==> inputs of v28 <==
==> flow/design.v <==
module fp1(sig1, sig2, exp1, exp2, sign1, sign2, signew, expnew, signnew);
input wire [10:0] sig1, sig2; 
input wire [3:0] exp1, exp2;
input wire sign1, sign2;
output wire [21:0] signew;
output wire [4:0] expnew;
output wire signnew;
assign expnew = exp1 + exp2 - 3'b111;
assign signew = sig1 * sig2;
assign signnew = sign1 ^ sign2;
endmodule
module fp2(sig, exp, sign, fp_result, under, over);
input wire [21:0] sig;
input wire [4:0] exp;
input wire sign;
output wire [15:0] fp_result;
output wire under, over;
reg [21:0] tempsig;
reg [4:0] tempexp;
reg underflow;
reg overflow;
always @(*)
begin
	if(sig[20]==1'b0)
		begin
			tempsig = sig >> 1;
			tempexp = exp + 1'b1;
		end
	else 
		begin
			tempsig = sig;
			tempexp = exp;
		end
	if (tempexp > 5'd24) underflow = 1'b1;
	else underflow = 1'b0;
	if (tempexp[4]==1) overflow = 1'b1;
	else overflow =1'b0;
end
assign fp_result = {sign, tempexp[3:0], tempsig[19:9] };
assign under = underflow;
assign over = overflow;
endmodule
module fp_mul(clk, op1, op2, result, under, over);
input wire clk;
input wire [15:0] op1, op2;
output reg [15:0] result;
output reg under, over;
reg [15:0] op1reg, op2reg;
wire [21:0] signew;
wire [4:0] expnew;
wire signnew;
wire [15:0] fp_result;
wire fp_under, fp_over;
always @(posedge clk)
begin
	op1reg <= op1;
	op2reg <= op2;
	result <= fp_result;
	under <= fp_under;
	over <= fp_over;
end
fp1 stage1(.sig1(op1reg[10:0]), .sig2(op2reg[10:0]), .exp1(op1reg[14:11]), .exp2(op2reg[14:11]),
	.sign1(op1reg[15]), .sign2(op2reg[15]), .signew(signew), .expnew(expnew), .signnew(signnew));
fp2 stage2(.sig(signew), .exp(expnew), .sign(signnew), .fp_result(fp_result), .under(fp_under), .over(fp_over));
endmodule
==> flow/run.sh <==
#!/bin/bash
# the make line also repeats each setting of config.mk as NAME=value (left out here)
make -C /OpenROAD-flow-scripts/flow DESIGN_CONFIG=/design/flow/config.mk WORK_HOME=/design/flow/orfs CLKGATE_MAP_FILE= finish
==> flow/config.mk <==
export PLATFORM = sky130hd
export DESIGN_NAME = fp_mul
export DESIGN_NICKNAME = fp_mul
export VERILOG_FILES = /design/flow/design.v
export SDC_FILE = /design/flow/constraint.sdc
export NUM_CORES = 4
export LEC_CHECK = 0
export CAP_MARGIN = 25
export CELL_PAD_IN_SITES_DETAIL_PLACEMENT = 1
export CORE_MARGIN = 2
export CORE_UTILIZATION = 40
export CTS_CLUSTER_DIAMETER = 180
export MIN_ROUTING_LAYER = met2
export SLEW_MARGIN = 0
export TNS_END_PERCENT = 75
==> flow/constraint.sdc <==
create_clock -name core_clock -period 5.3 [get_ports {clk}]
set_input_delay 1.0600 -clock core_clock [delete_from_list [all_inputs] [get_ports {clk}]]
set_output_delay 1.0600 -clock core_clock [all_outputs]
set_load 0.01 [all_outputs]
==> v14 (differences from v28) <==
- ABC_AREA: unset -> 1
- CAP_MARGIN: 25 -> 20
- CELL_PAD_IN_SITES_DETAIL_PLACEMENT: 1 -> unset
- CORE_UTILIZATION: 40 -> 68
- CTS_CLUSTER_DIAMETER: 180 -> unset
- CTS_CLUSTER_SIZE: unset -> 74
- HOLD_SLACK_MARGIN: unset -> -0.09
- MIN_ROUTING_LAYER: met2 -> unset
- SETUP_SLACK_MARGIN: unset -> -0.06
- SLEW_MARGIN: 0 -> 20
- TNS_END_PERCENT: 75 -> unset
==> flow/constraint.sdc (replaced) <==
create_clock -name core_clock -period 5.01 [get_ports {clk}]
set_input_delay 1.0020 -clock core_clock [delete_from_list [all_inputs] [get_ports {clk}]]
set_output_delay 1.0020 -clock core_clock [all_outputs]
set_load 0.01 [all_outputs]
==> v2 (differences from v28) <==
- CAP_MARGIN: 25 -> 5
- CELL_PAD_IN_SITES_DETAIL_PLACEMENT: 1 -> unset
- CORE_UTILIZATION: 40 -> 67
- CTS_CLUSTER_DIAMETER: 180 -> unset
- MIN_ROUTING_LAYER: met2 -> unset
- SETUP_SLACK_MARGIN: unset -> -0.28
- SLEW_MARGIN: 0 -> 20
- TNS_END_PERCENT: 75 -> unset
==> flow/constraint.sdc (replaced) <==
create_clock -name core_clock -period 3.9 [get_ports {clk}]
set_input_delay 0.7800 -clock core_clock [delete_from_list [all_inputs] [get_ports {clk}]]
set_output_delay 0.7800 -clock core_clock [all_outputs]
set_load 0.01 [all_outputs]
==> impl_metrics.py <==
# Synthesis and PnR figures
metrics = {
    "synthesis": {
        "ys_sh_aoi_pct": 3.90,
        "ys_types": 34,
    },
    "drt": {
        "wl_per_cell_um": 14.5,
    },
    "run_status": {
        "status": "timing/DRC/antenna clean",
    },
}
-- figures above: v14

==> impl_metrics.py <==
# Synthesis and PnR figures
metrics = {
    "run_status": {
        "status": "complete, but fails checks",
        "failed_checks": "negative setup slack",
    },
    "timing": {
        "fin_ws_ns": -0.00461,
        "setup_viol": 2,
    },
}
-- figures above: v28

==> impl_metrics.py <==
# Synthesis and PnR figures
metrics = {
    "run_status": {
        "status": "complete, but fails checks",
        "failed_checks": "negative setup slack",
    },
    "timing": {
        "fin_ws_ns": -1.47,
        "setup_viol": 17,
    },
    "drt": {
        "wl_per_cell_um": 23.6,
    },
    "synthesis": {
        "ys_types": 53,
    },
}
-- figures above: v2

